File: config.mk
export PLATFORM = sky130hd
export DESIGN_NAME = cpu_8b
export DESIGN_NICKNAME = cpu_8b
export VERILOG_FILES = /design/flow/design.v
export SDC_FILE = /design/flow/constraint.sdc
export NUM_CORES = 4
export LEC_CHECK = 0
export ABC_AREA = 1
export CAP_MARGIN = 20
export CORE_MARGIN = 2
export CORE_UTILIZATION = 70
export CTS_CLUSTER_DIAMETER = 102
export PLACE_DENSITY_LB_ADDON = 0.19
export SLEW_MARGIN = 20
File: constraint.sdc
create_clock -name core_clock -period 3.91 [get_ports {clk}]
set_input_delay 0.7820 -clock core_clock [delete_from_list [all_inputs] [get_ports {clk}]]
set_output_delay 0.7820 -clock core_clock [all_outputs]
set_load 0.01 [all_outputs]
File: design.v
module control_unit(
    input wire [7:0] instr,          
    input wire [2:0] state,          
    input wire zf,                   
    input wire reset,                
    output reg [2:0] next_state,     
    output reg pc_we,                
    output reg pc_sel,               
    output reg pc_jmp_sel,           
    output reg [3:0] pc_offset,      
    output reg addr_sel,             
    output reg [3:0] addr_offset,    
    output reg mem_sel,              
    output reg mem_we,               
    output reg [2:0] alu_opcode,     
    output reg alu_sel_a,            
    output reg alu_sel_b,            
    output reg alu_we,               
    output reg zf_we,                
    output reg ir_we,                
    output reg a_sel,                
    output reg a_we,                 
    output reg b_sel,                
    output reg b_we,                 
    output reg halt                  
);
    localparam ADD    = 3'b000;
    localparam AND    = 3'b001;
    localparam NOT    = 3'b010;
    localparam LOAD   = 3'b011;
    localparam STORE  = 3'b100;
    localparam JUMP   = 3'b101;
    localparam JUMPz  = 3'b110;
    localparam HALT   = 3'b111;
    localparam FETCH      = 3'b000; 
    localparam DECODE     = 3'b001;
    localparam EXECUTE    = 3'b010;
    localparam MEMORY     = 3'b011;
    localparam WRITEBACK  = 3'b100;
    localparam HALT_STATE = 3'b101;
    localparam IDLE       = 3'b110;
    always @(*) begin
        pc_we = 0;               
        pc_sel = 0;              
        pc_jmp_sel = 0;          
        pc_offset = 4'b0000;     
        addr_sel = 0;            
        addr_offset = 4'b0000;   
        mem_sel = 0;             
        mem_we = 0;              
        alu_opcode = 3'b000;     
        alu_sel_a = 0;           
        alu_sel_b = 0;           
        alu_we = 0;              
        zf_we = 0;               
        ir_we = 0;               
        a_sel = 0;               
        a_we = 0;                
        b_sel = 0;               
        b_we = 0;                
        halt = 0;                
        next_state = FETCH;      
        if (reset) begin
            next_state = FETCH;      
        end
        else begin
            case (state)
                FETCH: begin                     
                    next_state = DECODE;         
                    pc_we = 1;                   
                    ir_we = 1;                   
                end
                DECODE: begin    
                    case (instr[7:5])       
                        ADD, AND, NOT, JUMP, JUMPz: begin
                            next_state = EXECUTE;       
                        end
                        LOAD, STORE: begin
                            next_state = MEMORY;
                        end
                        HALT: begin
                            next_state = HALT_STATE;
                        end
                    endcase
                end
                EXECUTE: begin                           
                    case (instr[7:5])
                        ADD, AND: begin
                            alu_opcode = instr[7:5];     
                            alu_sel_a = instr[3];        
                            alu_sel_b = instr[2];        
                            alu_we = 1;                  
                            zf_we = 1;                   
                            next_state = WRITEBACK;
                        end
                        NOT: begin
                            alu_opcode = instr[7:5];     
                            alu_sel_a = instr[3];        
                            alu_we = 1;                  
                            zf_we = 1;                   
                            next_state = WRITEBACK;
                        end
                        JUMP: begin
                            pc_jmp_sel = instr[4];       
                            pc_offset = instr[3:0];      
                            pc_sel = 1;                  
                            pc_we = 1;                   
                            next_state = IDLE;
                        end
                        JUMPz: begin
                            if (zf == 1) begin
                                pc_jmp_sel = instr[4];   
                                pc_offset = instr[3:0];  
                                pc_sel = 1;              
                                pc_we = 1;               
                            end
                            next_state = IDLE;
                        end
                    endcase
                end
                MEMORY: begin                                    
                    case (instr[7:5])
                        LOAD: begin
                            addr_offset = instr[3:0];    
                            addr_sel = 1;                
                            next_state = WRITEBACK;
                        end
                        STORE: begin
                            addr_offset = instr[3:0];    
                            addr_sel = 1;                
                            mem_sel = instr[4];          
                            mem_we = 1;                  
                            next_state = IDLE;
                        end
                    endcase
                end
                WRITEBACK: begin                         
                    case (instr[7:5])
                        ADD, AND, NOT: begin
                            if (instr[4] == 0) begin
                                a_sel = 1;               
                                a_we = 1;                
                            end else begin
                                b_sel = 1;               
                                b_we = 1;                
                            end
                            next_state = FETCH;
                        end
                        LOAD: begin
                            if (instr[4] == 0) begin
                                a_we = 1;            
                            end else begin
                                b_we = 1;            
                            end
                            next_state = FETCH;
                        end
                    endcase
                end 
                HALT_STATE: begin
                    halt = 1;
                    next_state = HALT_STATE;
                end
                IDLE: begin
                    next_state = FETCH;
                end
            endcase
        end
    end
endmodule
module alu(
    input wire [2:0] opcode,         
    input wire [7:0] a,              
    input wire [7:0] b,              
    output reg [7:0] y,              
    output reg zf                    
);
    localparam ADD = 3'b000;         
    localparam AND = 3'b001;         
    localparam NOT = 3'b010;         
always @(*) begin
    zf = 0;
    case (opcode)
        ADD: begin             
            y = a + b;
        end
        AND: begin              
            y = a & b;
        end
        NOT: begin              
            y = ~a;
        end
        default: begin               
            y = 8'b00000000;
        end
    endcase
    if (y == 8'b00000000) begin
        zf = 1;
    end
end
endmodule
module register #(
    parameter WIDTH = 8
)(
    input wire clk,                  
    input wire rst,                  
    input wire we,                   
    input wire [WIDTH-1:0] d,        
    output reg [WIDTH-1:0] q         
);
    always @(posedge clk) begin      
        if (rst) begin
            q <= {WIDTH{1'b0}};      
        end else if (we) begin
            q <= d;                  
        end
    end
endmodule
module mux_2to1 (
    input wire [7:0] in0,    
    input wire [7:0] in1,    
    input wire sel,          
    output wire [7:0] out    
);
    assign out = sel ? in1 : in0;
endmodule
module adder(
    input wire [7:0] a,
    input wire [7:0] b,
    output wire [7:0] sum
);
    assign sum = a + b;
endmodule
module zext(
    input wire [3:0] in,
    output wire [7:0] out
);
assign out = {4'b0000, in};
endmodule
module cpu_8b(
    input wire clk,
    input wire rst,
    output wire halt,
    output wire mem_we,
    output wire [7:0] mem_addr,
    output wire [7:0] mem_wdata,
    input wire [7:0] mem_rdata
);
    wire [7:0] mem_d_i;
    wire [7:0] mem_d_o;
    assign mem_wdata = mem_d_i;
    assign mem_d_o = mem_rdata;
    wire [2:0] alu_opcode;
    wire [7:0] alu_a;
    wire [7:0] alu_b;
    wire a_we;
    wire [7:0] a_reg_i;
    wire [7:0] a_reg_o;
    wire b_we;
    wire [7:0] b_reg_i;
    wire [7:0] b_reg_o;
    wire alu_we;
    wire [7:0] alu_res_next;
    wire [7:0] alu_res;
    wire zf_we;
    wire zf_next;
    wire zf;
    wire ir_we;
    wire [7:0] instr;
    wire [2:0] next_state;
    wire [2:0] state;
    wire pc_we;
    wire [7:0] pc_next;
    wire [7:0] pc;
    wire alu_sel_a;
    wire alu_sel_b;
    wire a_sel;
    wire b_sel;
    wire mem_sel;
    wire [7:0] offset_addr;
    wire addr_sel;
    wire [7:0] addr_offset_zext;
    wire [3:0] addr_offset;
    wire [3:0] pc_offset;
    wire [7:0] pc_offset_zext;
    wire [7:0] inc_pc;
    wire [7:0] new_pc;
    wire pc_sel;
    wire [7:0] jmp_reg_val;
    wire pc_jmp_sel;
    control_unit cpu_control(
        .instr(instr),
        .state(state),
        .zf(zf),
        .reset(rst),
        .next_state(next_state),
        .pc_we(pc_we),
        .pc_sel(pc_sel),
        .pc_jmp_sel(pc_jmp_sel),
        .pc_offset(pc_offset),
        .addr_sel(addr_sel),
        .addr_offset(addr_offset),
        .mem_sel(mem_sel),
        .mem_we(mem_we),
        .alu_opcode(alu_opcode),
        .alu_sel_a(alu_sel_a),
        .alu_sel_b(alu_sel_b),
        .alu_we(alu_we),
        .zf_we(zf_we),
        .ir_we(ir_we),
        .a_sel(a_sel),
        .a_we(a_we),
        .b_sel(b_sel),
        .b_we(b_we),
        .halt(halt)
    );
    alu alu_unit(
        .opcode(alu_opcode),
        .a(alu_a),
        .b(alu_b),
        .y(alu_res_next),
        .zf(zf_next)
    );
    register #(.WIDTH(8)) a_register(
        .clk(clk),
        .rst(rst),
        .we(a_we),
        .d(a_reg_i),
        .q(a_reg_o)
    );
    register #(.WIDTH(8)) b_register(
        .clk(clk),
        .rst(rst),
        .we(b_we),
        .d(b_reg_i),
        .q(b_reg_o)
    );
    register #(.WIDTH(8)) alu_register(
        .clk(clk),
        .rst(rst),
        .we(alu_we),
        .d(alu_res_next),
        .q(alu_res)
    );
    register #(.WIDTH(1)) zf_register(
        .clk(clk),
        .rst(rst),
        .we(zf_we),
        .d(zf_next),
        .q(zf)
    );
    register #(.WIDTH(8)) instruction_register(
        .clk(clk),
        .rst(rst),
        .we(ir_we),
        .d(mem_d_o),
        .q(instr)
    );
    register #(.WIDTH(3)) state_register(
        .clk(clk),
        .rst(rst),
        .we(1'b1),
        .d(next_state),
        .q(state)
    );
    register #(.WIDTH(8)) program_counter(
        .clk(clk),
        .rst(rst),
        .we(pc_we),
        .d(pc_next),
        .q(pc)
    );
    mux_2to1 alu_a_mux(
        .in0(a_reg_o),
        .in1(b_reg_o),
        .sel(alu_sel_a),
        .out(alu_a)
    );
    mux_2to1 alu_b_mux(
        .in0(a_reg_o),
        .in1(b_reg_o),
        .sel(alu_sel_b),
        .out(alu_b)
    );
    mux_2to1 a_register_mux(
        .in0(mem_d_o),
        .in1(alu_res),
        .sel(a_sel),
        .out(a_reg_i)
    );
    mux_2to1 b_register_mux(
        .in0(mem_d_o),
        .in1(alu_res),
        .sel(b_sel),
        .out(b_reg_i)
    );
    mux_2to1 mem_data_mux(
        .in0(a_reg_o),
        .in1(b_reg_o),
        .sel(mem_sel),
        .out(mem_d_i)
    );
    mux_2to1 mem_addr_mux(
        .in0(pc),
        .in1(offset_addr),
        .sel(addr_sel),
        .out(mem_addr)
    );
    adder addr_adder(
        .a(addr_offset_zext),
        .b(pc),
        .sum(offset_addr)
    );
    zext addr_zext(
        .in(addr_offset),
        .out(addr_offset_zext)
    );
    zext pc_zext(
        .in(pc_offset),
        .out(pc_offset_zext)
    );
    mux_2to1 pc_mux(
        .in0(inc_pc),
        .in1(new_pc),
        .sel(pc_sel),
        .out(pc_next)
    );
    adder inc_pc_adder(
        .a(pc),
        .b(8'b00000001),
        .sum(inc_pc)
    );
    adder new_pc_adder(
        .a(pc_offset_zext),
        .b(jmp_reg_val),
        .sum(new_pc)
    );
    mux_2to1 jump_mux(
        .in0(a_reg_o),
        .in1(b_reg_o),
        .sel(pc_jmp_sel),
        .out(jmp_reg_val)
    );
endmodule
File: run.sh
#!/bin/bash
# the make line also repeats each setting of config.mk as NAME=value (left out here)
make -C /OpenROAD-flow-scripts/flow DESIGN_CONFIG=/design/flow/config.mk WORK_HOME=/design/flow/orfs CLKGATE_MAP_FILE= finish
==> results of run 1 <==
## metal layers
metal / up-vias / part of all wire (%) / GRT usage (%)
met3: 55 / 8.7 / 6.40
met1: 1823 / 41 / 43.5
met5: - / 0 / 0
met2: 228 / 47 / 59.0
met4: 0 / 4.1 / 13.6
li1: 1935 / - / -
## layout make-up
type                       count  area (um^2)  share of cell area (%)
multi-input combinational    423         2340                    55.5
clock buffer                   6         82.6                    1.96
tap                           70         87.6                    2.08
inverter                      89          334                    7.93
sequential                    47          942                    22.4
clock inverter                 2         35.0                   0.832
timing repair buffer          44          394                    9.36
## through the flow
| step | setup WS, ps | TNS [ps] | area (um^2) |
|---|---|---|---|
| after floorplan | 177 | 0 | 3660 |
| after global placement | -109 | -265 | 4080 |
| after detailed placement | -208 | -745 | 4080 |
| after CTS | 9.31 | 0 | 4200 |
| after global routing | 16.1 | 0 | 4210 |
| final | 184 | 0 | 4210 |
==> results.json, run 1 <==
{
  "worst_hold_startpoint": "alu_register.q[6]$_SDFFE_PP0P_",
  "ys.warnings.count": 5,
  "tightest_slew_ps": 787,
  "gp_congestion": 0.914,
  "row_count": 26,
  "worstPathMaxFanout": 5,
  "worst_setup_hold_path_clk_slew_ps": 80,
  "grt_start_max_net_pins": 29,
  "crit_path_end_kind": "primary output",
  "power.switching_w": 0.000562,
  "synthMuxAreaShare_pct": 1.54,
  "crit_family": "simple AND/OR/NAND/NOR gates",
  "die_y_um": 76.4,
  "achievable-frequency_ghz": 0.268,
  "top_power_group": "registers",
  "finalCriticalPeriod_ps": 3730,
  "synth.top_cells.by_area": "sky130_fd_sc_hd__dfxtp_1, sky130_fd_sc_hd__nand2_1, sky130_fd_sc_hd__inv_1",
  "cts_max_path_buffers": 2,
  "rsz_0062_raised_after_global_routing": "false",
  "ys.flops": 47,
  "flop_cell": "sky130_fd_sc_hd__dfxtp_1",
  "synthesized_area_per_cell_um2": 6.40,
  "cts_num_sinks": 47,
  "power.combinational.fraction_pct": 34.2,
  "internal-power_w": 0.000936,
  "detailedPlacementHpwl_um": 7610,
  "firstDrtPassIters": 5,
  "chain_of_cells_forming_the_critical_path": "inv_2, nand2_1, nor2_2, nand3_4, nor2_1, ha_1, inv_1, fa_1, nor2_1, o21ai_0, nand2_1, nand2_1, buf_4, xor2_1, dlygate4sd2_1",
  "dr_wl_cell_um": 15.0,
  "fp_util_pct": 72.2,
  "synthTopCellsByCount": "sky130_fd_sc_hd__nand2_1, sky130_fd_sc_hd__inv_1, sky130_fd_sc_hd__nor2_1",
  "chip_area_line_of_the_yosys_report_um2": 3660,
  "post_synth_num_cell_types": 39,
  "r2r_end": "zf_register.q$_SDFFE_PP0P_",
  "r2r_setup_slack_ps": 780,
  "vias_per_cell": 5.93,
  "static-leakage-power_nw": 1.98,
  "post-route-util_pct": 83.0,
  "first_global_vias": 3727,
  "area_growth_syn_to_layout_pct": 15.0,
  "nNetsFinal": 641,
  "setup.worst_path.class": "flip-flop to primary output",
  "chip_area_um2": 5830,
  "hold_violations": 0,
  "timing.rr.start": "state_register.q[2]$_SDFF_PP0_",
  "timing.critical_path.to": "mem_addr[4]",
  "dr_drc_count": 0,
  "cts_tree": "built",
  "postSynthNetCount": 604,
  "vdd.ir_drop.worst_uv": 300,
  "routed_wl_um": 10200,
  "worstPathRequired_ps": 3130,
  "root_buffer_master": "sky130_fd_sc_hd__clkbuf_8",
  "synth.top_cell.area_share_pct": 25.7,
  "outcome": "complete, no violations",
  "synth-edff-count": 0,
  "clock_insertion_delay_worst_skew_ps": 300,
  "timing.critical_path.from": "state_register.q[2]$_SDFF_PP0_",
  "holdPathStages": 2,
  "relSlewSlack_pct": 47.4,
  "hold_buffers": 0,
  "proportion_of_power_drawn_by_the_clock_network_pct": 24.7,
  "critPathBufInv": 4,
  "die_w_um": 76.4,
  "timing.critical_path.slowest_stage_cell": "sky130_fd_sc_hd__fa_1",
  "core_area_um2": 5070,
  "slew_viol_final": 0,
  "critical_path.max_stage_delay_ps": 440,
  "min_delay_worst_endpoint": "alu_register.q[6]$_SDFFE_PP0P_",
  "compound_area_share_pct": 16.3,
  "pg_seq_w": 0.000616,
  "tritoncts.num_buffers": 5,
  "holdWs_ps": 521,
  "grt.overflow.total": 0,
  "num_vias": 4041,
  "detail-route-antenna-nets": 0,
  "input_output_buffers": 27,
  "ctsHtreeMaxLevel": 2,
  "warnings": 26,
  "power.total_w": 0.00150,
  "cts_repair_resize_count": 6,
  "post-route-period-util_pct": 95.3,
  "drt-initial-drc-count": 437,
  "cellPowerDensity_nw_per_um2": 356,
  "antenna_found_initial": 0,
  "ys_cells": 573,
  "share_seq_of_total_power_pct": 41.2,
  "ys_top_logic_family": "simple AND/OR/NAND/NOR gates",
  "postSynthSeqShare_pct": 25.7,
  "reg2reg_depth": 18,
  "final-instance-count-excl-fill": 681,
  "synth-adder-area-share_pct": 7.78,
  "grt_first_pass_wirelength_um": 16500,
  "syn_inst_count": 573,
  "syn-cell-area_um2": 3660,
  "p_clk_w": 0.000370,
  "clock_skew_ps": 5.62,
  "antennaDiodeCount": 0,
  "post-place-cells": 673,
  "worstHoldPathType": "flip-flop to flip-flop",
  "cts_post_setup_buffers_inserted": 0,
  "combinational_power_w": 0.000512,
  "critical_path_depth": 15,
  "synth_xor_xnor_area_share_pct": 2.63,
  "crit_path_start_kind": "flip-flop",
  "setup_violating_endpoint_count_in_the_final_report": 0,
  "netSwitchingFraction_pct": 37.5,
  "synthSimpleGateAreaFrac_pct": 35.0,
  "synthDominantAreaCellType": "sky130_fd_sc_hd__dfxtp_1",
  "synthArstFlopShare_pct": 0,
  "timing.max_cap.violations": 0,
  "yosys.cell_count.top_type": "sky130_fd_sc_hd__nand2_1",
  "timing.critical_path.mode_cell": "sky130_fd_sc_hd__nand2_1",
  "ios": 28,
  "final.fill_count": 367,
  "grt_util_all_layers_pct": 34.7,
  "worst_ep_arrival_time_ps": 2940
}
==> inputs of run 2 (changes only) <==
- ABC_AREA: 1 -> 0
- CAP_MARGIN: 20 -> 15
- CORE_MARGIN: 2 -> 7
- CORE_UTILIZATION: 70 -> 68
- CTS_CLUSTER_DIAMETER: 102 -> 39
- CTS_CLUSTER_SIZE: not set -> 22
- MIN_ROUTING_LAYER: not set -> met2
- PLACE_DENSITY_LB_ADDON: 0.19 -> not set
- clock period: 3.91 -> 4.75 ns (I/O delays scaled with it)
==> run 2 against run 1 <==
Effect of this change:
- now fails the layout checks on design-rule violations
- final area fell by 1.2%
- clock skew rose by 4.8 ps
- first-iteration DRC count rose to 3.4 times the previous value
- worst hold slack got worse by 28 ps
- combinational power fell by 26%
- synthesized cell count fell by 19%
- critical path type is now input port to primary output
- critical endpoint unchanged
==> results.json, run 2 <==
{
  "so_faults": "design-rule violations",
  "netSwitchingFraction_pct": 36.8,
  "syn-cell-area_um2": 3650,
  "synthMuxAreaShare_pct": 13.0,
  "grt.overflow.total": 0,
  "grt_util_all_layers_pct": 43.2,
  "yosys.cell_count.top_type": "sky130_fd_sc_hd__nor2_1",
  "worst_setup_hold_path_clk_slew_ps": 100,
  "internal-power_w": 0.000757,
  "synth-adder-area-share_pct": 7.81,
  "chain_of_cells_forming_the_critical_path": "clkdlybuf4s50_1, nor2_2, nand2_1, nor2b_2, and2_1, ha_1, inv_1, fa_1, nor2b_1, o21ai_0, a21oi_1, buf_4, xor2_1, dlygate4sd2_1",
  "cellPowerDensity_nw_per_um2": 288,
  "synth.top_cells.by_area": "sky130_fd_sc_hd__dfxtp_1, sky130_fd_sc_hd__mux2_2, sky130_fd_sc_hd__nor2_1",
  "cts_max_path_buffers": 2,
  "root_buffer_master": "sky130_fd_sc_hd__clkbuf_8",
  "reg2reg_depth": 12,
  "power.total_w": 0.00120,
  "chip_area_line_of_the_yosys_report_um2": 3650,
  "postSynthNetCount": 493,
  "regArea_um2": 941,
  "detailedPlacementHpwl_um": 7590,
  "vias_per_cell": 8.78,
  "achievable-frequency_ghz": 0.223,
  "hold_violations": 0,
  "vdd.ir_drop.worst_uv": 296,
  "pg_seq_w": 0.000496,
  "area_growth_syn_to_layout_pct": 13.9,
  "antennaDiodeCount": 0,
  "holdPathStages": 2,
  "clock_insertion_delay_worst_skew_ps": 320,
  "static-leakage-power_nw": 1.74,
  "worstHoldPathType": "flip-flop to flip-flop",
  "timing.critical_path.from": "rst",
  "die_w_um": 87.3,
  "multiInputGateArea_um2": 2520,
  "crit_family": "buffers and inverters",
  "ys_top_logic_family": "simple AND/OR/NAND/NOR gates",
  "relSlewSlack_pct": 53.3,
  "first_global_vias": 5038,
  "ys.warnings.count": 5,
  "cts_num_sinks": 47,
  "dr_drc_count": 2,
  "cts_tree": "built",
  "synth_xor_xnor_area_share_pct": 4.55,
  "share_seq_of_total_power_pct": 41.4,
  "dr_wl_cell_um": 18.9,
  "p_clk_w": 0.000325,
  "synthSimpleGateAreaFrac_pct": 24.6,
  "syn_inst_count": 462,
  "critical_path_depth": 14,
  "crit_path_start_kind": "input port",
  "proportion_of_power_drawn_by_the_clock_network_pct": 27.1,
  "core_area_um2": 5140,
  "worst_ep_arrival_time_ps": 3520,
  "drt-initial-drc-count": 1465,
  "gp_congestion": 0.944,
  "synth.top_cell.area_share_pct": 25.8,
  "antenna_found_initial": 0,
  "routed_wl_um": 10600,
  "slew_viol_final": 0,
  "detail-route-antenna-nets": 0,
  "rsz_0062_raised_after_global_routing": "false",
  "chip_area_um2": 7620,
  "synthTopCellsByCount": "sky130_fd_sc_hd__nor2_1, sky130_fd_sc_hd__nand2_1, sky130_fd_sc_hd__dfxtp_1",
  "ys.flops": 47,
  "nNetsFinal": 523,
  "finalCriticalPeriod_ps": 4470,
  "num_vias": 4942,
  "worst_hold_startpoint": "alu_register.q[3]$_SDFFE_PP0P_",
  "totalNegativeSetupSlack_ps": 0,
  "r2r_end": "zf_register.q$_SDFFE_PP0P_",
  "outcome": "finished with violations",
  "r2r_setup_slack_ps": 900,
  "clock_skew_ps": 10.4,
  "final.fill_count": 366,
  "critPathBufInv": 4,
  "worstPathMaxFanout": 4,
  "post-route-period-util_pct": 94.2,
  "synthArstFlopShare_pct": 0,
  "grt_start_max_net_pins": 36,
  "warnings": 28,
  "fp_util_pct": 71.1,
  "postSynthSeqShare_pct": 25.8,
  "synthesized_area_per_cell_um2": 7.91,
  "compound_area_share_pct": 18.8,
  "ios": 28,
  "worstPathRequired_ps": 3800,
  "critical_path.max_stage_delay_ps": 470,
  "cts_post_setup_buffers_inserted": 0,
  "grt_first_pass_wirelength_um": 16800,
  "power.switching_w": 0.000441,
  "synth-edff-count": 0,
  "combinational_power_w": 0.000378,
  "tritoncts.num_buffers": 5,
  "top_power_group": "registers",
  "timing.max_cap.violations": 0,
  "min_delay_worst_endpoint": "alu_register.q[3]$_SDFFE_PP0P_",
  "ys_cells": 462,
  "timing.critical_path.to": "mem_addr[4]",
  "power.combinational.fraction_pct": 31.5,
  "synthDominantAreaCellType": "sky130_fd_sc_hd__dfxtp_1",
  "row_count": 26,
  "firstDrtPassIters": 53,
  "timing.critical_path.slowest_stage_cell": "sky130_fd_sc_hd__clkdlybuf4s50_1",
  "setup_violating_endpoint_count_in_the_final_report": 0,
  "input_output_buffers": 27,
  "setup.worst_path.class": "input port to primary output",
  "die_y_um": 87.3,
  "timing.rr.start": "instruction_register.q[7]$_SDFFE_PP0P_",
  "crit_path_end_kind": "primary output",
  "tightest_slew_ps": 696,
  "ctsHtreeMaxLevel": 2,
  "flop_cell": "sky130_fd_sc_hd__dfxtp_1",
  "post_synth_num_cell_types": 64
}
==> run 2: layer usage <==
metal | share of wire [%] | wire length, um | track usage, % | up-vias
li1 | - | - | - | 1683
met1 | 0 | 0 | - | 1690
met2 | 48 | 5070 | 52.7 | 1288
met3 | 37 | 3910 | 53.6 | 277
met4 | 15 | 1600 | 11.8 | 4
met5 | 0.54 | 57 | 13.5 | -
==> run 2: layout make-up <==
| class | count | share of cell area [%] |
|---|---|---|
| Clock inverter | 2 | 0.842 |
| Tap cell | 70 | 2.10 |
| Multi-Input combinational cell | 370 | 60.6 |
| Clock buffer | 6 | 1.98 |
| Timing Repair Buffer | 46 | 9.89 |
| Sequential cell | 47 | 22.6 |
| Inverter | 22 | 1.98 |
==> run 2: per-stage QoR <==
stage | instance area (um^2) | hold slack [ps] | utilization, % | worst slack [ps] | cells
4_1_cts | 4150 | 484 | 80.8 | 47.2 | 563
2_1_floorplan | 3650 | 436 | - | 441 | 462
5_1_grt | 4160 | 513 | 81.0 | 26.1 | 563
3_3_place_gp | 4040 | 448 | 78.5 | 55.5 | 555
3_5_place_dp | 4040 | 469 | 78.5 | -82.8 | 555
6_report | 4160 | 494 | 81.0 | 275 | 563
==> run 2: timing repair <==
item / CTS / global route
gates cloned: 0 / 0
pin swaps: 0 / 1
gates resized: 2 / 7
endpoints found under the setup margin: 2 / 4
hold buffers: 0 / 0
==> inputs of run 3 (changes only) <==
- ABC_AREA: 0 -> not set
- CAP_MARGIN: 15 -> 20
- CORE_MARGIN: 7 -> 2
- CORE_UTILIZATION: 68 -> 23
- CTS_CLUSTER_DIAMETER: 39 -> not set
- CTS_CLUSTER_SIZE: 22 -> not set
- MIN_ROUTING_LAYER: met2 -> not set
- clock period: 4.75 -> 5.88 ns (I/O delays scaled with it)
==> run 3 against run 2 <==
Effect of this change:
- the run now finishes clean
- largest cell class unchanged
- clock-buffer cell count unchanged
- critical endpoint is now mem_addr[6]
- worst hold slack lost 27 ps
- power fell by 19%
==> results.json, run 3 <==
{
  "gr-max-usage-layer": "met2",
  "top_power_group": "registers",
  "detailedPlacementHpwl_um": 7860,
  "vias_per_cell": 4.69,
  "synthArstFlopShare_pct": 0,
  "root_buffer_master": "sky130_fd_sc_hd__clkbuf_16",
  "clock_insertion_delay_worst_skew_ps": 290,
  "timing.critical_path.to": "mem_addr[6]",
  "synth.top_cell.area_share_pct": 25.8,
  "syn_inst_count": 462,
  "r2r_setup_slack_ps": 1670,
  "rsz_0062_raised_after_global_routing": "false",
  "flop_cell": "sky130_fd_sc_hd__dfxtp_1",
  "hold_buffers": 0,
  "dpl-instance-area_um2": 4140,
  "yosys.cell_count.top_type": "sky130_fd_sc_hd__nor2_1",
  "input_output_buffers": 27,
  "cts_num_sinks": 47,
  "worst_ep_arrival_time_ps": 3880,
  "chain_of_cells_forming_the_critical_path": "buf_2, nor2_1, nand2_1, nor2b_1, buf_4, and2_1, ha_1, inv_1, fa_1, nor2b_1, o21ai_0, a21oi_1, nand3_1, xnor2_1, clkdlybuf4s50_1",
  "ys_top_logic_family": "simple AND/OR/NAND/NOR gates",
  "compound_area_share_pct": 18.8,
  "synthesized_area_per_cell_um2": 7.91,
  "cellPowerDensity_nw_per_um2": 226,
  "core_area_um2": 15700,
  "timing.max_cap.violations": 0,
  "outcome": "complete, no violations",
  "nNetsFinal": 512,
  "vdd.ir_drop.worst_uv": 132,
  "post-place-cells": 690,
  "worstPathMaxFanout": 10,
  "fp_util_pct": 23.3,
  "first_global_vias": 3218,
  "critical_path_depth": 15,
  "cts_tree": "built",
  "dr_wl_cell_um": 14.4,
  "totalNegativeSetupSlack_ps": 0,
  "timing.critical_path.mode_cell": "sky130_fd_sc_hd__nor2b_1",
  "synthDominantAreaCellType": "sky130_fd_sc_hd__dfxtp_1",
  "synthTopCellsByCount": "sky130_fd_sc_hd__nor2_1, sky130_fd_sc_hd__nand2_1, sky130_fd_sc_hd__dfxtp_1",
  "hold_violations": 0,
  "pg_seq_w": 0.000403,
  "cts_max_path_buffers": 2,
  "grt.overflow.total": 0,
  "postSynthSeqShare_pct": 25.8,
  "tightest_slew_ps": 607,
  "p_clk_w": 0.000288,
  "crit_family": "buffers and inverters",
  "area_growth_syn_to_layout_pct": 17.2,
  "regArea_um2": 941,
  "global_route.usage.met3_pct": 2.26,
  "synth.top_cells.by_area": "sky130_fd_sc_hd__dfxtp_1, sky130_fd_sc_hd__mux2_2, sky130_fd_sc_hd__nor2_1",
  "finalCriticalPeriod_ps": 5060,
  "firstDrtPassIters": 4,
  "netSwitchingFraction_pct": 35.1,
  "internal-power_w": 0.000629,
  "slew_viol_final": 0,
  "final-instance-count-excl-fill": 698,
  "crit_path_end_kind": "primary output",
  "gp_congestion": 0.925,
  "grt_first_pass_wirelength_um": 16800,
  "detail-route-antenna-nets": 0,
  "power.combinational.fraction_pct": 28.8,
  "timing.critical_path.slowest_stage_cell": "sky130_fd_sc_hd__clkdlybuf4s50_1",
  "cts_repair_resize_count": 0,
  "power.total_w": 0.000970,
  "combinational_power_w": 0.000279,
  "warnings": 26,
  "post-route-period-util_pct": 86.1,
  "synthMuxAreaShare_pct": 13.0,
  "routed_wl_um": 10100,
  "syn-cell-area_um2": 3650,
  "relSlewSlack_pct": 59.5,
  "row_count": 46,
  "drt-initial-drc-count": 253,
  "worst_hold_startpoint": "alu_register.q[0]$_SDFFE_PP0P_",
  "post-route-util_pct": 27.3,
  "proportion_of_power_drawn_by_the_clock_network_pct": 29.7,
  "use_met1_pct": 16.6,
  "ctsHtreeMaxLevel": 2,
  "post_synth_num_cell_types": 64,
  "achievable-frequency_ghz": 0.198,
  "min_delay_worst_endpoint": "alu_register.q[0]$_SDFFE_PP0P_",
  "share_seq_of_total_power_pct": 41.6,
  "worst_setup_hold_path_clk_slew_ps": 70,
  "critical_path.max_stage_delay_ps": 550,
  "synth-edff-count": 0,
  "tritoncts.num_buffers": 5,
  "die_y_um": 130,
  "dr_drc_count": 0,
  "synth_xor_xnor_area_share_pct": 4.55,
  "reg2reg_depth": 13,
  "ys.warnings.count": 5,
  "ys.flops": 47,
  "timing.rr.start": "instruction_register.q[6]$_SDFFE_PP0P_",
  "antenna_found_initial": 0,
  "holdPathStages": 2,
  "grt_start_max_net_pins": 30,
  "static-leakage-power_nw": 1.66,
  "multiInputGateArea_um2": 2520,
  "synth-adder-area-share_pct": 7.81,
  "chip_area_line_of_the_yosys_report_um2": 3650,
  "ios": 28,
  "timing.critical_path.from": "rst",
  "antennaDiodeCount": 0,
  "postSynthNetCount": 493,
  "clock_skew_ps": 7.58,
  "ys_cells": 462,
  "worstHoldPathType": "flip-flop to flip-flop",
  "power.switching_w": 0.000340,
  "finish.instance_area_um2": 4280,
  "die_w_um": 130,
  "setup_violating_endpoint_count_in_the_final_report": 0,
  "cts_post_setup_buffers_inserted": 0,
  "num_vias": 3275,
  "grt_util_all_layers_pct": 12.5,
  "worstPathRequired_ps": 4700,
  "r2r_end": "zf_register.q$_SDFFE_PP0P_",
  "chip_area_um2": 16900,
  "crit_path_start_kind": "input port",
  "critPathBufInv": 4,
  "grt_util_met2_pct": 20.5,
  "setup.worst_path.class": "input port to primary output",
  "synthSimpleGateAreaFrac_pct": 24.6,
  "final.fill_count": 1709
}
==> run 3: through the flow <==
step           setup slack (ps)  hold WS, ps
2_1_floorplan              1350          436
3_3_place_gp                854          451
3_5_place_dp                789          460
4_1_cts                     782          469
5_1_grt                     461          486
6_report                    820          467
==> run 3: per-layer routing <==
| metal | wire length [um] | vias to the layer above |
|---|---|---|
| met5 | 0 | - |
| met4 | 217 | 0 |
| met3 | 460 | 14 |
| met2 | 4730 | 61 |
| met1 | 4660 | 1528 |
| li1 | - | 1672 |
==> run 3: cell type report <==
type | instances | area share, %
Timing Repair Buffer | 35 | 7.60
Inverter | 22 | 1.93
Tap cell | 216 | 6.31
Sequential cell | 47 | 22.0
Clock inverter | 2 | 0.409
Clock buffer | 6 | 3.01
Multi-Input combinational cell | 370 | 58.8
==> inputs of run 4 (changes only) <==
- ABC_AREA: not set -> 1
- GPL_TIMING_DRIVEN: not set -> 0
- MAX_ROUTING_LAYER: not set -> met5
- PLACE_DENSITY_LB_ADDON: not set -> 0.08
- clock period: 5.88 -> 3.37 ns (I/O delays scaled with it)
==> run 4 against run 3 <==
Effect of this change:
- setup slack got worse by 700 ps
- clock power increased by about 80%
- area after synthesis increased by 0.31%
- worst hold slack improved by 15 ps
- sequential cell count unchanged
- largest power group unchanged
==> results.json, run 4 <==
{
  "synth.top_cells.by_area": "sky130_fd_sc_hd__dfxtp_1, sky130_fd_sc_hd__nand2_1, sky130_fd_sc_hd__inv_1",
  "holdPathStages": 2,
  "synth-adder-area-share_pct": 7.78,
  "setup.worst_path.class": "input port to primary output",
  "regArea_um2": 952,
  "synthTopCellsByCount": "sky130_fd_sc_hd__nand2_1, sky130_fd_sc_hd__inv_1, sky130_fd_sc_hd__nor2_1",
  "postSynthNetCount": 604,
  "first_global_vias": 3493,
  "multiInputGateArea_um2": 2410,
  "dr_drc_count": 0,
  "firstDrtPassIters": 7,
  "power.switching_w": 0.000721,
  "synthSimpleGateAreaFrac_pct": 35.0,
  "detailedPlacementHpwl_um": 9900,
  "core_area_um2": 15700,
  "area_growth_syn_to_layout_pct": 25.6,
  "yosys.cell_count.top_type": "sky130_fd_sc_hd__nand2_1",
  "ys.flops": 47,
  "detail-route-antenna-nets": 0,
  "row_count": 46,
  "hold_violations": 0,
  "worst_hold_startpoint": "zf_register.q$_SDFFE_PP0P_",
  "clock_skew_ps": 10.1,
  "synth_xor_xnor_area_share_pct": 2.63,
  "grt_first_pass_wirelength_um": 19200,
  "gp_congestion": 0.774,
  "post_synth_num_cell_types": 39,
  "combinational_power_w": 0.000624,
  "final.fill_count": 1752,
  "syn-cell-area_um2": 3660,
  "grt.overflow.total": 0,
  "synth.top_cell.area_share_pct": 25.7,
  "hold_buffers": 0,
  "worstHoldPathType": "flip-flop to flip-flop",
  "ctsHtreeMaxLevel": 2,
  "slew_viol_final": 0,
  "pg_seq_w": 0.000720,
  "timing.rr.start": "state_register.q[2]$_SDFF_PP0_",
  "routed_wl_um": 12200,
  "synthMuxAreaShare_pct": 1.54,
  "fp_util_pct": 23.3,
  "ios": 28,
  "r2r_setup_slack_ps": 240,
  "cellPowerDensity_nw_per_um2": 404,
  "finalCriticalPeriod_ps": 3250,
  "holdWs_ps": 482,
  "tritoncts.num_buffers": 5,
  "synth-edff-count": 0,
  "grt_util_all_layers_pct": 15.1,
  "ys_top_logic_family": "simple AND/OR/NAND/NOR gates",
  "static-leakage-power_nw": 2.02,
  "chip_area_um2": 17000,
  "chip_area_line_of_the_yosys_report_um2": 3660,
  "power.total_w": 0.00186,
  "timing.max_cap.violations": 0,
  "cts_tree": "built",
  "clock_insertion_delay_worst_skew_ps": 310,
  "worstPathRequired_ps": 2700,
  "timing.critical_path.to": "mem_addr[2]",
  "p_clk_w": 0.000518,
  "outcome": "complete, no violations",
  "achievable-frequency_ghz": 0.307,
  "cts_num_sinks": 47,
  "die_w_um": 130,
  "worstPathMaxFanout": 10,
  "postSynthSeqShare_pct": 25.7,
  "ys.warnings.count": 5,
  "antennaDiodeCount": 0,
  "worst_setup_hold_path_clk_slew_ps": 60,
  "netSwitchingFraction_pct": 38.7,
  "critical_path_depth": 13,
  "compound_area_share_pct": 16.3,
  "synthDominantAreaCellType": "sky130_fd_sc_hd__dfxtp_1",
  "flop_cell": "sky130_fd_sc_hd__dfxtp_1",
  "worst_ep_arrival_time_ps": 2580,
  "vias_per_cell": 4.44,
  "r2r_end": "program_counter.q[6]$_SDFFE_PP0P_",
  "setup_violating_endpoint_count_in_the_final_report": 0,
  "power.combinational.fraction_pct": 33.5,
  "post-route-util_pct": 29.3,
  "post-route-period-util_pct": 96.5,
  "die_y_um": 130,
  "crit_path_end_kind": "primary output",
  "cts_max_path_buffers": 2,
  "chain_of_cells_forming_the_critical_path": "buf_12, inv_8, buf_8, clkbuf_16, nand2_2, nor2_2, ha_2, inv_1, fa_2, buf_4, xor2_1, o21ai_0, clkdlybuf4s15_1",
  "vdd.ir_drop.worst_uv": 184,
  "critical_path.max_stage_delay_ps": 370,
  "post-route-worst-setup-slack_ps": 118,
  "synthesized_area_per_cell_um2": 6.40,
  "reg2reg_depth": 21,
  "crit_path_start_kind": "input port",
  "relSlewSlack_pct": 54.9,
  "critPathBufInv": 7,
  "root_buffer_master": "sky130_fd_sc_hd__clkbuf_16",
  "share_seq_of_total_power_pct": 38.7,
  "input_output_buffers": 26,
  "grt_start_max_net_pins": 16,
  "drt-initial-drc-count": 179,
  "internal-power_w": 0.00114,
  "dr_wl_cell_um": 14.5,
  "rsz_0062_raised_after_global_routing": "true",
  "timing.critical_path.from": "rst",
  "crit_family": "buffers and inverters",
  "top_power_group": "registers",
  "proportion_of_power_drawn_by_the_clock_network_pct": 27.8,
  "syn_inst_count": 573,
  "warnings": 28,
  "num_vias": 3724,
  "synthArstFlopShare_pct": 0,
  "timing.critical_path.slowest_stage_cell": "sky130_fd_sc_hd__fa_2",
  "min_delay_worst_endpoint": "zf_register.q$_SDFFE_PP0P_",
  "ys_cells": 573,
  "nNetsFinal": 653,
  "dp_worst_setup_slack_ps": -818,
  "antenna_found_initial": 0,
  "tightest_slew_ps": 672
}
run 4: final cells by class:
| type | instances | share of cell area [%] |
|---|---|---|
| Inverter | 89 | 7.42 |
| Buffer | 14 | 2.61 |
| Tap cell | 216 | 5.87 |
| Timing Repair Buffer | 42 | 7.91 |
| Clock buffer | 5 | 2.72 |
| Sequential cell | 47 | 20.7 |
| Multi-Input combinational cell | 423 | 52.4 |
| Clock inverter | 3 | 0.435 |
run 4: timing repair:
action / 4_1_cts / 5_1_grt
endpoints found under the setup margin: 11 / 18
pin swaps: 5 / 9
buffers inserted: 7 / 9
resized: 42 / 24
run 4: metal layers:
layer,global-route usage [%],wire [um],share of wire [%]
met5,0,0,0
met1,20.0,5890,48
met3,2.34,291,2.4
met4,4.74,160,1.3
met2,25.3,5850,48
run 4: stage by stage:
stage / std cells / setup TNS, ps / area (um^2)
floorplan: 573 / 0 / 3680
global placement: 815 / -5880 / 4210
detailed placement: 815 / -6230 / 4210
CTS: 830 / -0.535 / 4490
global route: 839 / -31.6 / 4600
finish: 839 / 0 / 4600
==> inputs of run 5 (changes only) <==
- ABC_AREA: 1 -> 0
- CORE_ASPECT_RATIO: not set -> 1.07
- CORE_UTILIZATION: 23 -> 72
- CTS_CLUSTER_DIAMETER: not set -> 108
- GPL_ROUTABILITY_DRIVEN: not set -> 1
- GPL_TIMING_DRIVEN: 0 -> 1
- HOLD_SLACK_MARGIN: not set -> -0.08
- MAX_ROUTING_LAYER: met5 -> met4
- PLACE_DENSITY_LB_ADDON: 0.08 -> 0.21
- SETUP_SLACK_MARGIN: not set -> 0.46
- SLEW_MARGIN: 20 -> 5
- TNS_END_PERCENT: not set -> 40
- clock period: 3.37 -> 1.89 ns (I/O delays scaled with it)
==> run 5 against run 4 <==
Effect of this change:
- the flow now stops in 3_5_place_dp
- synthesized cell count down 19%
- die size shrank 67%
- area after synthesis shrank 0.31%
==> results.json, run 5 <==
{
  "outcome": "aborted with a tool error",
  "stop_stage": "3_5_place_dp",
  "error_line": "[ERROR DPL-0038] Utilization greater than 100%, impossible to legalize",
  "syn-cell-area_um2": 3650,
  "synth-adder-area-share_pct": 7.81,
  "synthSimpleGateAreaFrac_pct": 24.6,
  "chip_area_line_of_the_yosys_report_um2": 3650,
  "gp_congestion": 0.994,
  "postSynthNetCount": 493,
  "synth-edff-count": 0,
  "ys.warnings.count": 5,
  "chip_area_um2": 5660,
  "synth.top_cells.by_area": "sky130_fd_sc_hd__dfxtp_1, sky130_fd_sc_hd__mux2_2, sky130_fd_sc_hd__nor2_1",
  "synthTopCellsByCount": "sky130_fd_sc_hd__nor2_1, sky130_fd_sc_hd__nand2_1, sky130_fd_sc_hd__dfxtp_1",
  "synthMuxAreaShare_pct": 13.0,
  "synth_xor_xnor_area_share_pct": 4.55,
  "fp_util_pct": 75.4,
  "postSynthSeqShare_pct": 25.8,
  "die_y_um": 77.7,
  "row_count": 26,
  "die_w_um": 72.9,
  "syn_inst_count": 462,
  "post_synth_num_cell_types": 64,
  "synthDominantAreaCellType": "sky130_fd_sc_hd__dfxtp_1",
  "synthArstFlopShare_pct": 0,
  "flop_cell": "sky130_fd_sc_hd__dfxtp_1",
  "compound_area_share_pct": 18.8,
  "yosys.cell_count.top_type": "sky130_fd_sc_hd__nor2_1",
  "ys_cells": 462,
  "ys.flops": 47,
  "ios": 28,
  "core_area_um2": 4850,
  "synth.top_cell.area_share_pct": 25.8,
  "ys_top_logic_family": "simple AND/OR/NAND/NOR gates",
  "input_output_buffers": 27,
  "synthesized_area_per_cell_um2": 7.91
}
-- run 5: metrics by stage --
stage | setup TNS (ps) | hold slack, ps | area (um^2) | std cells | total power (W)
floorplan | -19900 | 436 | 3820 | 462 | 0.00191
global placement | -48350 | 442 | 4860 | 633 | 0.00239
==> inputs of run 6 (changes only) <==
- ABC_AREA: 0 -> 1
- CELL_PAD_IN_SITES_GLOBAL_PLACEMENT: not set -> 3
- CORE_ASPECT_RATIO: 1.07 -> not set
- CORE_UTILIZATION: 72 -> 39
- CTS_CLUSTER_DIAMETER: 108 -> not set
- CTS_CLUSTER_SIZE: not set -> 42
- GPL_ROUTABILITY_DRIVEN: 1 -> not set
- GPL_TIMING_DRIVEN: 1 -> not set
- HOLD_SLACK_MARGIN: -0.08 -> not set
- MAX_ROUTING_LAYER: met4 -> not set
- MIN_ROUTING_LAYER: not set -> met1
- PLACE_DENSITY_LB_ADDON: 0.21 -> 0.23
- SETUP_SLACK_MARGIN: 0.46 -> 0.37
- SLEW_MARGIN: 5 -> 20
- TNS_END_PERCENT: 40 -> 80
- clock period: 1.89 -> 2.85 ns (I/O delays scaled with it)
==> run 6 against run 5 <==
Effect of this change:
- the run fails in 3_1_place_gp_skip_io
- area after synthesis up 0.31%
- synthesized cell count up 24%
- die size up 80%
==> results.json, run 6 <==
{
  "outcome": "aborted with a tool error",
  "stop_stage": "3_1_place_gp_skip_io",
  "error_line": "[ERROR FLW-0024] Place density exceeds 1.0 (current PLACE_DENSITY_LB_ADDON =  0.23). Please check if the value of  PLACE_DENSITY_LB_ADDON is between 0 and 0.99.",
  "row_count": 35,
  "synth-edff-count": 0,
  "synth.top_cells.by_area": "sky130_fd_sc_hd__dfxtp_1, sky130_fd_sc_hd__nand2_1, sky130_fd_sc_hd__inv_1",
  "synth-adder-area-share_pct": 7.78,
  "ys_top_logic_family": "simple AND/OR/NAND/NOR gates",
  "die_y_um": 101,
  "ys.warnings.count": 5,
  "syn-cell-area_um2": 3660,
  "chip_area_um2": 10200,
  "core_area_um2": 9200,
  "synthMuxAreaShare_pct": 1.54,
  "synthesized_area_per_cell_um2": 6.40,
  "syn_inst_count": 573,
  "postSynthNetCount": 604,
  "synthDominantAreaCellType": "sky130_fd_sc_hd__dfxtp_1",
  "synthArstFlopShare_pct": 0,
  "post_synth_num_cell_types": 39,
  "flop_cell": "sky130_fd_sc_hd__dfxtp_1",
  "chip_area_line_of_the_yosys_report_um2": 3660,
  "compound_area_share_pct": 16.3,
  "ys_cells": 573,
  "synthSimpleGateAreaFrac_pct": 35.0,
  "synth.top_cell.area_share_pct": 25.7,
  "fp_util_pct": 39.9,
  "ys.flops": 47,
  "yosys.cell_count.top_type": "sky130_fd_sc_hd__nand2_1",
  "postSynthSeqShare_pct": 25.7,
  "synth_xor_xnor_area_share_pct": 2.63,
  "synthTopCellsByCount": "sky130_fd_sc_hd__nand2_1, sky130_fd_sc_hd__inv_1, sky130_fd_sc_hd__nor2_1",
  "die_w_um": 101
}
==> inputs of run 7 (changes only) <==
- CELL_PAD_IN_SITES_GLOBAL_PLACEMENT: 3 -> not set
- CORE_UTILIZATION: 39 -> 72
- CTS_CLUSTER_DIAMETER: not set -> 221
- CTS_CLUSTER_SIZE: 42 -> 98
- MIN_ROUTING_LAYER: met1 -> not set
- PLACE_DENSITY: not set -> 0.4
- PLACE_DENSITY_LB_ADDON: 0.23 -> not set
- SETUP_SLACK_MARGIN: 0.37 -> not set
- TNS_END_PERCENT: 80 -> 5
- clock period: 2.85 -> 2.74 ns (I/O delays scaled with it)
==> run 7 against run 6 <==
Effect of this change:
- the run fails in 5_1_grt
- area after synthesis unchanged
- synthesized cell count unchanged
- die size down 44%
==> results.json, run 7 <==
{
  "synthDominantAreaCellType": "sky130_fd_sc_hd__dfxtp_1",
  "gp_congestion": 0.965,
  "ys_cells": 573,
  "synth-edff-count": 0,
  "stop_stage": "5_1_grt",
  "hold_buffers": 0,
  "compound_area_share_pct": 16.3,
  "synth-adder-area-share_pct": 7.78,
  "postSynthSeqShare_pct": 25.7,
  "ys.flops": 47,
  "cts_num_sinks": 47,
  "ys_top_logic_family": "simple AND/OR/NAND/NOR gates",
  "outcome": "aborted with a tool error",
  "synthTopCellsByCount": "sky130_fd_sc_hd__nand2_1, sky130_fd_sc_hd__inv_1, sky130_fd_sc_hd__nor2_1",
  "synth.top_cells.by_area": "sky130_fd_sc_hd__dfxtp_1, sky130_fd_sc_hd__nand2_1, sky130_fd_sc_hd__inv_1",
  "cts_max_path_buffers": 2,
  "synthMuxAreaShare_pct": 1.54,
  "die_y_um": 75.3,
  "flop_cell": "sky130_fd_sc_hd__dfxtp_1",
  "fp_util_pct": 76.1,
  "synthSimpleGateAreaFrac_pct": 35.0,
  "syn-cell-area_um2": 3660,
  "post_synth_num_cell_types": 39,
  "synth.top_cell.area_share_pct": 25.7,
  "chip_area_line_of_the_yosys_report_um2": 3660,
  "yosys.cell_count.top_type": "sky130_fd_sc_hd__nand2_1",
  "synthArstFlopShare_pct": 0,
  "row_count": 25,
  "ctsHtreeMaxLevel": 2,
  "die_w_um": 75.3,
  "synthesized_area_per_cell_um2": 6.40,
  "dpl-instance-area_um2": 4460,
  "root_buffer_master": "sky130_fd_sc_hd__clkbuf_8",
  "tritoncts.num_buffers": 5,
  "syn_inst_count": 573,
  "input_output_buffers": 27,
  "dp_worst_setup_slack_ps": -919,
  "core_area_um2": 4820,
  "grt_util_all_layers_pct": 77.0,
  "ys.warnings.count": 5,
  "grt.overflow.total": 77,
  "postSynthNetCount": 604,
  "chip_area_um2": 5680,
  "error_line": "[ERROR GRT-0116] Global routing finished with congestion. Check the congestion regions in the DRC Viewer.",
  "detailedPlacementHpwl_um": 9690,
  "synth_xor_xnor_area_share_pct": 2.63,
  "ios": 28
}
-- run 7: repair_timing --
action / CTS
setup endpoints to repair: 33
pin swaps: 9
gates resized: 70
buffers inserted: 2
-- run 7: per-stage QoR --
stage / instances / TNS (ps)
2_1_floorplan: 573 / -213
3_3_place_gp: 718 / -18790
3_5_place_dp: 718 / -21150
4_1_cts: 728 / -2600
-- run 7: layer usage --
metal	overflow	global-route usage, %
met5	0	8.33
met1	0	72.8
met4	30	88.1
met2	43	98.1
met3	4	57.1
==> inputs of run 8 (changes only) <==
- ABC_AREA: 1 -> not set
- CORE_UTILIZATION: 72 -> 40
- CTS_CLUSTER_DIAMETER: 221 -> not set
- CTS_CLUSTER_SIZE: 98 -> not set
- PLACE_DENSITY: 0.4 -> not set
- SETUP_SLACK_MARGIN: not set -> 0.44
- TNS_END_PERCENT: 5 -> not set
- clock period: 2.74 -> 4.8 ns (I/O delays scaled with it)
==> run 8 against run 7 <==
Effect of this change:
- now clean on timing, DRC and antenna
- synthesized cell count is 19% lower
- area after synthesis is 0.31% lower
- die size is 75% higher
==> results.json, run 8 <==
{
  "outcome": "complete, no violations",
  "slew_viol_final": 0,
  "power.combinational.fraction_pct": 32.1,
  "power.switching_w": 0.000406,
  "share_seq_of_total_power_pct": 44.0,
  "worst_setup_hold_path_clk_slew_ps": 90,
  "synthSimpleGateAreaFrac_pct": 24.6,
  "synth-adder-area-share_pct": 7.81,
  "dr_wl_cell_um": 16.6,
  "dpl-instance-area_um2": 4100,
  "syn-cell-area_um2": 3650,
  "synthArstFlopShare_pct": 0,
  "post-route-period-util_pct": 88.6,
  "timing.max_cap.violations": 0,
  "ys_top_logic_family": "simple AND/OR/NAND/NOR gates",
  "drt-initial-drc-count": 185,
  "firstDrtPassIters": 5,
  "gp_congestion": 0.930,
  "core_area_um2": 8810,
  "crit_family": "simple AND/OR/NAND/NOR gates",
  "die_y_um": 99.6,
  "chain_of_cells_forming_the_critical_path": "dlygate4sd2_1, or3_1, nor2_8, nand3_1, mux2_2, ha_1, inv_1, fa_1, nand2b_1, a21o_1, nand2_1, o21ai_0, or4b_1, or4_1, o31ai_2",
  "dr_drc_count": 0,
  "ctsHtreeMaxLevel": 2,
  "clock_skew_ps": 10.8,
  "setup.worst_path.class": "input port to flip-flop",
  "worstPathRequired_ps": 5030,
  "post-route-worst-setup-slack_ps": 548,
  "ys.flops": 47,
  "synth.top_cells.by_area": "sky130_fd_sc_hd__dfxtp_1, sky130_fd_sc_hd__mux2_2, sky130_fd_sc_hd__nor2_1",
  "detail-route-antenna-nets": 0,
  "timing.critical_path.slowest_stage_cell": "sky130_fd_sc_hd__or4b_1",
  "critical_path_depth": 15,
  "dp_worst_setup_slack_ps": -1.15,
  "combinational_power_w": 0.000355,
  "static-leakage-power_nw": 1.75,
  "postSynthNetCount": 493,
  "tightest_slew_ps": 587,
  "input_output_buffers": 27,
  "power.total_w": 0.00111,
  "synth.top_cell.area_share_pct": 25.8,
  "crit_path_end_kind": "flip-flop",
  "timing.critical_path.from": "rst",
  "nNetsFinal": 525,
  "syn_inst_count": 462,
  "first_global_vias": 3166,
  "ys_cells": 462,
  "row_count": 34,
  "chip_area_line_of_the_yosys_report_um2": 3650,
  "vdd.ir_drop.worst_uv": 159,
  "pg_seq_w": 0.000487,
  "proportion_of_power_drawn_by_the_clock_network_pct": 23.9,
  "synth-edff-count": 0,
  "post_synth_num_cell_types": 64,
  "compound_area_share_pct": 18.8,
  "postSynthSeqShare_pct": 25.8,
  "clock_insertion_delay_worst_skew_ps": 310,
  "detailedPlacementHpwl_um": 7810,
  "worstHoldPathType": "flip-flop to flip-flop",
  "setup_violating_endpoint_count_in_the_final_report": 0,
  "antennaDiodeCount": 0,
  "critPathBufInv": 2,
  "synthTopCellsByCount": "sky130_fd_sc_hd__nor2_1, sky130_fd_sc_hd__nand2_1, sky130_fd_sc_hd__dfxtp_1",
  "chip_area_um2": 9910,
  "area_growth_syn_to_layout_pct": 15.4,
  "synthMuxAreaShare_pct": 13.0,
  "reg2reg_depth": 14,
  "grt.overflow.total": 0,
  "min_delay_worst_endpoint": "alu_register.q[0]$_SDFFE_PP0P_",
  "warnings": 27,
  "hold_violations": 0,
  "yosys.cell_count.top_type": "sky130_fd_sc_hd__nor2_1",
  "antenna_found_initial": 0,
  "finalCriticalPeriod_ps": 4250,
  "rsz_0062_raised_after_global_routing": "true",
  "tritoncts.num_buffers": 5,
  "critical_path.max_stage_delay_ps": 510,
  "achievable-frequency_ghz": 0.235,
  "cts_max_path_buffers": 2,
  "worst_ep_arrival_time_ps": 4480,
  "flop_cell": "sky130_fd_sc_hd__dfxtp_1",
  "timing.rr.start": "instruction_register.q[7]$_SDFFE_PP0P_",
  "vias_per_cell": 5.73,
  "cellPowerDensity_nw_per_um2": 262,
  "ys.warnings.count": 5,
  "finish.instance_area_um2": 4220,
  "timing.critical_path.to": "zf_register.q$_SDFFE_PP0P_",
  "synthesized_area_per_cell_um2": 7.91,
  "grt_first_pass_wirelength_um": 16300,
  "cts_tree": "built",
  "grt_util_all_layers_pct": 20.6,
  "top_power_group": "registers",
  "internal-power_w": 0.000700,
  "root_buffer_master": "sky130_fd_sc_hd__clkbuf_8",
  "routed_wl_um": 10000,
  "netSwitchingFraction_pct": 36.7,
  "die_w_um": 99.6,
  "synthDominantAreaCellType": "sky130_fd_sc_hd__dfxtp_1",
  "relSlewSlack_pct": 60.6,
  "num_vias": 3453,
  "fp_util_pct": 41.5,
  "p_clk_w": 0.000264,
  "cts_num_sinks": 47,
  "crit_path_start_kind": "input port",
  "r2r_setup_slack_ps": 970,
  "grt_start_max_net_pins": 34,
  "holdPathStages": 2,
  "worst_hold_startpoint": "alu_register.q[0]$_SDFFE_PP0P_",
  "synth_xor_xnor_area_share_pct": 4.55,
  "r2r_end": "zf_register.q$_SDFFE_PP0P_",
  "worstPathMaxFanout": 4,
  "holdWs_ps": 469,
  "ios": 28
}
==> run 8: layout make-up <==
cell class / count / area, um^2
Inverter: 22 / 82.6
Tap cell: 108 / 135
Clock buffer: 7 / 86.3
Fill cell: 878 / 4590
Sequential cell: 47 / 942
Multi-Input combinational cell: 370 / 2540
Timing Repair Buffer: 48 / 425
Clock inverter: 1 / 8.76
==> run 8: per-stage QoR <==
stage,setup TNS [ps],util (%),instances
floorplan,0,-,462
global placement,0,46.5,594
detailed placement,-1.15,46.5,594
CTS,0,47.6,602
global route,0,47.9,603
finish,0,47.9,603
==> run 8: timing repair <==
| item | 4_1_cts | 5_1_grt |
|---|---|---|
| buffers inserted | 0 | 1 |
| gates resized | 9 | 8 |
| hold buffers | 0 | 0 |
| pin swaps | 1 | 2 |
| endpoints found under the setup margin | 7 | 6 |
==> run 8: routing by layer <==
layer / up-vias / wire (um) / track usage, %
met5: - / 0 / 0
met4: 0 / 244 / 6.53
met3: 15 / 431 / 2.88
met2: 107 / 4720 / 34.7
met1: 1629 / 4630 / 27.1
li1: 1702 / - / -
==> inputs of run 9 (changes only) <==
- ABC_AREA: not set -> 1
- CAP_MARGIN: 20 -> 0
- CELL_PAD_IN_SITES_DETAIL_PLACEMENT: not set -> 1
- CORE_ASPECT_RATIO: not set -> 1.16
- CORE_MARGIN: 2 -> 3
- CORE_UTILIZATION: 40 -> 50
- CTS_CLUSTER_DIAMETER: not set -> 334
- CTS_CLUSTER_SIZE: not set -> 50
- GPL_ROUTABILITY_DRIVEN: not set -> 1
- MAX_ROUTING_LAYER: not set -> met4
- SETUP_SLACK_MARGIN: 0.44 -> 0.66
- TNS_END_PERCENT: not set -> 90
- clock period: 4.8 -> 4.46 ns (I/O delays scaled with it)
==> run 9 against run 8 <==
Effect of this change:
- synthesized cell count grew 24%
- via count increased by 13%
- sequential share of layout area barely moved
- die size shrank 15%
- critical endpoint is now mem_wdata[5]
- combinational power grew 34%
- global-route usage grew 9.7 points
- largest power group unchanged
- cell count up 15%
==> results.json, run 9 <==
{
  "outcome": "complete, no violations",
  "dr_wl_cell_um": 17.9,
  "min_delay_worst_endpoint": "zf_register.q$_SDFFE_PP0P_",
  "rsz_0062_raised_after_global_routing": "true",
  "timing.critical_path.slowest_stage_cell": "sky130_fd_sc_hd__clkdlybuf4s50_1",
  "power.combinational.fraction_pct": 34.8,
  "firstDrtPassIters": 4,
  "clock_insertion_delay_worst_skew_ps": 320,
  "reg2reg_depth": 18,
  "slew_viol_final": 0,
  "synthArstFlopShare_pct": 0,
  "power.switching_w": 0.000551,
  "internal-power_w": 0.000811,
  "synthTopCellsByCount": "sky130_fd_sc_hd__nand2_1, sky130_fd_sc_hd__inv_1, sky130_fd_sc_hd__nor2_1",
  "flop_cell": "sky130_fd_sc_hd__dfxtp_1",
  "fp_util_pct": 51.6,
  "postSynthSeqShare_pct": 25.7,
  "p_clk_w": 0.000338,
  "timing.critical_path.to": "mem_wdata[5]",
  "worst_ep_arrival_time_ps": 2820,
  "worstHoldPathType": "flip-flop to flip-flop",
  "finalCriticalPeriod_ps": 3710,
  "post_synth_num_cell_types": 39,
  "root_buffer_master": "sky130_fd_sc_hd__clkbuf_8",
  "antenna_found_initial": 0,
  "post-route-period-util_pct": 83.3,
  "totalNegativeSetupSlack_ps": 0,
  "static-leakage-power_nw": 1.99,
  "worst_hold_startpoint": "zf_register.q$_SDFFE_PP0P_",
  "synthMuxAreaShare_pct": 1.54,
  "row_count": 33,
  "detailedPlacementHpwl_um": 9250,
  "grt.overflow.total": 0,
  "synthesized_area_per_cell_um2": 6.40,
  "synth_xor_xnor_area_share_pct": 2.63,
  "combinational_power_w": 0.000474,
  "pg_seq_w": 0.000550,
  "cellPowerDensity_nw_per_um2": 319,
  "share_seq_of_total_power_pct": 40.4,
  "holdPathStages": 2,
  "synth-edff-count": 0,
  "critical_path.max_stage_delay_ps": 550,
  "chip_area_line_of_the_yosys_report_um2": 3660,
  "ys.warnings.count": 5,
  "timing.rr.start": "state_register.q[1]$_SDFF_PP0_",
  "timing.critical_path.from": "rst",
  "tritoncts.num_buffers": 5,
  "syn-cell-area_um2": 3660,
  "proportion_of_power_drawn_by_the_clock_network_pct": 24.8,
  "achievable-frequency_ghz": 0.269,
  "grt_util_all_layers_pct": 30.3,
  "postSynthNetCount": 604,
  "critPathBufInv": 5,
  "cts_max_path_buffers": 2,
  "ys.flops": 47,
  "grt_start_max_net_pins": 31,
  "netSwitchingFraction_pct": 40.5,
  "ys_cells": 573,
  "relSlewSlack_pct": 54.7,
  "yosys.cell_count.top_type": "sky130_fd_sc_hd__nand2_1",
  "compound_area_share_pct": 16.3,
  "ios": 28,
  "crit_path_start_kind": "input port",
  "synth.top_cells.by_area": "sky130_fd_sc_hd__dfxtp_1, sky130_fd_sc_hd__nand2_1, sky130_fd_sc_hd__inv_1",
  "antennaDiodeCount": 0,
  "dr_drc_count": 0,
  "critical_path_depth": 8,
  "worstPathRequired_ps": 3570,
  "cts_tree": "built",
  "first_global_vias": 4084,
  "crit_family": "buffers and inverters",
  "final.fill_count": 974,
  "input_output_buffers": 27,
  "ctsHtreeMaxLevel": 2,
  "synthSimpleGateAreaFrac_pct": 35.0,
  "hold_violations": 0,
  "cts_num_sinks": 47,
  "crit_path_end_kind": "primary output",
  "setup.worst_path.class": "input port to primary output",
  "core_area_um2": 7100,
  "clock_skew_ps": 18.8,
  "post-place-cells": 682,
  "drt-initial-drc-count": 193,
  "syn_inst_count": 573,
  "area_growth_syn_to_layout_pct": 16.4,
  "nNetsFinal": 637,
  "num_vias": 3907,
  "worst_setup_hold_path_clk_slew_ps": 100,
  "synth.top_cell.area_share_pct": 25.7,
  "worstPathMaxFanout": 25,
  "warnings": 30,
  "synth-adder-area-share_pct": 7.78,
  "die_w_um": 85.5,
  "chain_of_cells_forming_the_critical_path": "dlygate4sd2_1, buf_4, buf_6, nor4_4, nand2_1, buf_4, o21ai_1, clkdlybuf4s50_1",
  "vdd.ir_drop.worst_uv": 179,
  "vias_per_cell": 5.63,
  "r2r_setup_slack_ps": 1260,
  "r2r_end": "zf_register.q$_SDFFE_PP0P_",
  "detail-route-antenna-nets": 0,
  "synthDominantAreaCellType": "sky130_fd_sc_hd__dfxtp_1",
  "ys_top_logic_family": "simple AND/OR/NAND/NOR gates",
  "grt_first_pass_wirelength_um": 19700,
  "final-instance-count-excl-fill": 694,
  "timing.critical_path.mode_cell": "sky130_fd_sc_hd__buf_4",
  "die_y_um": 98.2,
  "gp_congestion": 0.891,
  "tightest_slew_ps": 677,
  "routed_wl_um": 12400,
  "top_power_group": "registers",
  "chip_area_um2": 8400,
  "holdWs_ps": 519,
  "timing.max_cap.violations": 0,
  "setup_violating_endpoint_count_in_the_final_report": 0
}
[run 9: layout make-up]
| class | instances | area [um^2] | share of cell area (%) |
|---|---|---|---|
| well taps | 87 | 109 | 2.55 |
| inverters | 89 | 334 | 7.83 |
| clock buffers | 5 | 68.8 | 1.61 |
| clock inverters | 3 | 46.3 | 1.09 |
| repair buffers | 40 | 370 | 8.69 |
| flip-flops and latches | 47 | 951 | 22.3 |
| multi-input cells | 423 | 2380 | 55.9 |
[run 9: what timing repair did]
action | CTS | global route
pin swaps | 3 | 4
setup buffers | 2 | 2
setup endpoints to repair | 16 | 12
resized | 21 | 23
hold buffers | 0 | 0
[run 9: per-layer routing]
| layer | global-route usage (%) | routed length [um] | vias to the layer above |
|---|---|---|---|
| li1 | - | - | 1922 |
| met1 | 33.7 | 5080 | 1862 |
| met2 | 54.5 | 6520 | 89 |
| met3 | 3.71 | 361 | 34 |
| met4 | 11.3 | 439 | 0 |
| met5 | - | 0 | - |
[run 9: metrics by stage]
step	worst slack (ps)	cell area [um^2]	total power, W	utilization [%]
after global routing	572	4260	0.00143	60.0
after detailed placement	22.5	4040	0.000994	56.9
after CTS	625	4190	0.00133	59.0
final	746	4260	0.00136	60.0
after floorplan	698	3680	0.000836	-
after global placement	103	4040	0.000969	56.9
Power figures rest on the tool's default switching activity, not on a simulated workload.
